## riscv
module riscv #(
    parameter logic[31:0] BootVector = 32'h0000_0000
)(
    input logic clk,
    input logic reset,
    output logic halted,
    input logic unhalt,
    output logic[31:0] i_addr,
    input logic[31:0] i_data,
    output logic[31:0] d_addr,
    output logic[31:0] d_wdata,
    output logic[3:0] d_wstrb,
    input logic[31:0] d_rdata
);
export LEC_CHECK = 0
export ABC_AREA = 1
export CAP_MARGIN = 20
export CELL_PAD_IN_SITES_DETAIL_PLACEMENT = 2
export CORE_ASPECT_RATIO = 1.59
export CORE_MARGIN = 2
export CORE_UTILIZATION = 40
export CTS_CLUSTER_DIAMETER = 191
export GPL_TIMING_DRIVEN = 0
export HOLD_SLACK_MARGIN = -0.02
export MAX_ROUTING_LAYER = met4
export MIN_ROUTING_LAYER = met1
export SETUP_SLACK_MARGIN = 2.78
export SLEW_MARGIN = 40
create_clock -name core_clock -period 10.0 [get_ports {clk}]
run.sh (not shown) runs the stock make flow with config.mk's settings and CLKGATE_MAP_FILE=.
The baseline never finished: it broke off in global routing (5_1_grt) with GRT-0116.
==> next run, changes <==
ABC_AREA = default   (was 1)
CELL_PAD_IN_SITES_DETAIL_PLACEMENT = default   (was 2)
CORE_ASPECT_RATIO = 1.84   (was 1.59)
CORE_MARGIN = 9   (was 2)
CTS_CLUSTER_DIAMETER = default   (was 191)
CTS_CLUSTER_SIZE = 17   (was default)
GPL_ROUTABILITY_DRIVEN = 0   (was default)
HOLD_SLACK_MARGIN = default   (was -0.02)
MAX_ROUTING_LAYER = default   (was met4)
MIN_ROUTING_LAYER = default   (was met1)
PLACE_DENSITY_LB_ADDON = 0.18   (was default)
SETUP_SLACK_MARGIN = default   (was 2.78)
SLEW_MARGIN = 20   (was 40)
Effect:
- This time the run completed without violations
- die size grows by a few percent
- area after synthesis shrinks slightly
- synthesized cell count shrinks by well over a third
==> next run, changes <==
CORE_ASPECT_RATIO = default   (was 1.84)
CORE_MARGIN = 2   (was 9)
CORE_UTILIZATION = 59   (was 40)
CTS_CLUSTER_SIZE = default   (was 17)
GPL_ROUTABILITY_DRIVEN = default   (was 0)
GPL_TIMING_DRIVEN = default   (was 0)
PLACE_DENSITY_LB_ADDON = default   (was 0.18)
clock period = 5.29 ns   (was 10.0 ns; I/O delays follow)
Outcome:
- With this change the flow finished with setup timing left
- utilization came out higher by 25 points
- count of clock-buffer cells in the layout went up by 30
- combinational power came out higher by 110%
- clock power rises by 94%
- design area rose by 4.1%
- power went up by 97%
- non-clock buffer count came out higher by 392
- final cell count went down by 4.5%
==> next run, changes <==
CORE_UTILIZATION = 32   (was 59)
clock period = 13.2 ns   (was 5.29 ns; I/O delays follow)
=> This time the run passed the timing, design-rule and antenna checks. Final cell count rises by 8.1%. Register-to-register slack improves by 4.9 ns. Clock-buffer cell count goes down by 6. Total power came out lower by 63%. Final area goes down by 6.0%.

* * *

Starting RTL as in the previous note.
Settings: LEC_CHECK=0, ABC_AREA=0, CAP_MARGIN=35, CELL_PAD_IN_SITES_DETAIL_PLACEMENT=2, CORE_ASPECT_RATIO=0.59, CORE_MARGIN=2, CORE_UTILIZATION=40, CTS_CLUSTER_DIAMETER=255, GPL_TIMING_DRIVEN=1, HOLD_SLACK_MARGIN=-0.02, MAX_ROUTING_LAYER=met4, MIN_ROUTING_LAYER=met1, PLACE_DENSITY_LB_ADDON=0.05, SETUP_SLACK_MARGIN=2.31, SLEW_MARGIN=10; clock period 13.5 ns.
The baseline went through all stages and came out clean.
Change:
==> flow/config.mk (replaced) <==
export PLATFORM = sky130hd
export DESIGN_NAME = riscv
export DESIGN_NICKNAME = riscv
export VERILOG_FILES = /design/flow/design.v
export SDC_FILE = /design/flow/constraint.sdc
export NUM_CORES = 4
export LEC_CHECK = 0
export CAP_MARGIN = 20
export CORE_MARGIN = 2
export CORE_UTILIZATION = 40
export SLEW_MARGIN = 20
==> flow/constraint.sdc (replaced) <==
create_clock -name core_clock -period 8.2 [get_ports {clk}]
set_input_delay 1.6400 -clock core_clock [delete_from_list [all_inputs] [get_ports {clk}]]
set_output_delay 1.6400 -clock core_clock [all_outputs]
set_load 0.01 [all_outputs]
What happened:
- The new run ran to the end with no violations
- die size stays flat
- routed wire length came out lower by 14%
- sequential power grows by 64%
- core utilization falls by 0.23 points
- critical path depth is unchanged
- first-iteration DRC count is lower by 7.1%
- worst setup slack got worse by 4.1 ns
- worst hold slack gets worse by 0.0054 ns

* * *

== job 919 ==
riscv again, from the RTL that the note above started with.
make LEC_CHECK=0 CAP_MARGIN=20 CORE_MARGIN=2 CORE_UTILIZATION=72 CTS_CLUSTER_DIAMETER=394 CTS_CLUSTER_SIZE=96 SLEW_MARGIN=20 finish   # period 4.7 ns
Job 919 did not run to completion, as it errored out during global routing.
#### Input delta (job 4190 over job 919)
- removing CTS_CLUSTER_SIZE (formerly 96)
- setting ABC_AREA to 1 for the first time
- removing CTS_CLUSTER_DIAMETER (formerly 394)
- setting CORE_ASPECT_RATIO to 1.33 for the first time
- changing CORE_UTILIZATION from 72 to 59
- changing the clock period (ns, I/O delays scaled along) from 4.7 to 4.56
==> comparison <==
The layout from job 4190, despite a flow that completed every stage, fails the layout checks, with the failing checks listed as setup timing.
Die: job 4190 bigger than job 919
Simple-gate area share of the yosys netlist sits higher in job 4190 than in job 919.
Here is what was changed in the inputs of job 2195 compared with job 4190.
- removing ABC_AREA (formerly 1)
- changing CORE_UTILIZATION from 59 to 58
- setting SETUP_SLACK_MARGIN to 1.51 for the first time
- removing CORE_ASPECT_RATIO (formerly 1.33)
- changing the clock period (ns, I/O delays scaled along) from 4.56 to 5.44
Notes after the runs:
- Job 2195: flow complete, layout not clean; failing: setup timing
- Job 2195 vs. job 4190: overall track demand over capacity in global routing went down by 3.2 points.
- ~same die size in job 4190 and job 2195
- Against job 4190 as the reference, job 2195 delivers a lower sequential share of layout area.
- Job 2195 reports a lower fill cell instance count of the final layout than job 4190 does.
- The run showing the smaller fraction of the core area occupied by cells at floorplan is job 2195.
#### Input delta (job 6115 over job 2195)
- putting MAX_ROUTING_LAYER at met4 where nothing was set
- putting TNS_END_PERCENT at 5 where nothing was set
- putting HOLD_SLACK_MARGIN at -0.08 where nothing was set
Results
- Job 6115 ran in full, but the layout does not pass; the checks complain about setup timing.
- The final reports for job 6115 and job 2195 show fraction of power consumed by combinational cells lower in the former.
- Job 6115 ends up with a first-pass GRT wire length that is about 2% higher than in job 2195.
- Re clock net sink count: no difference whatsoever between job 2195 and job 6115.
Power figures rest on the tool's default switching activity, not on a simulated workload.
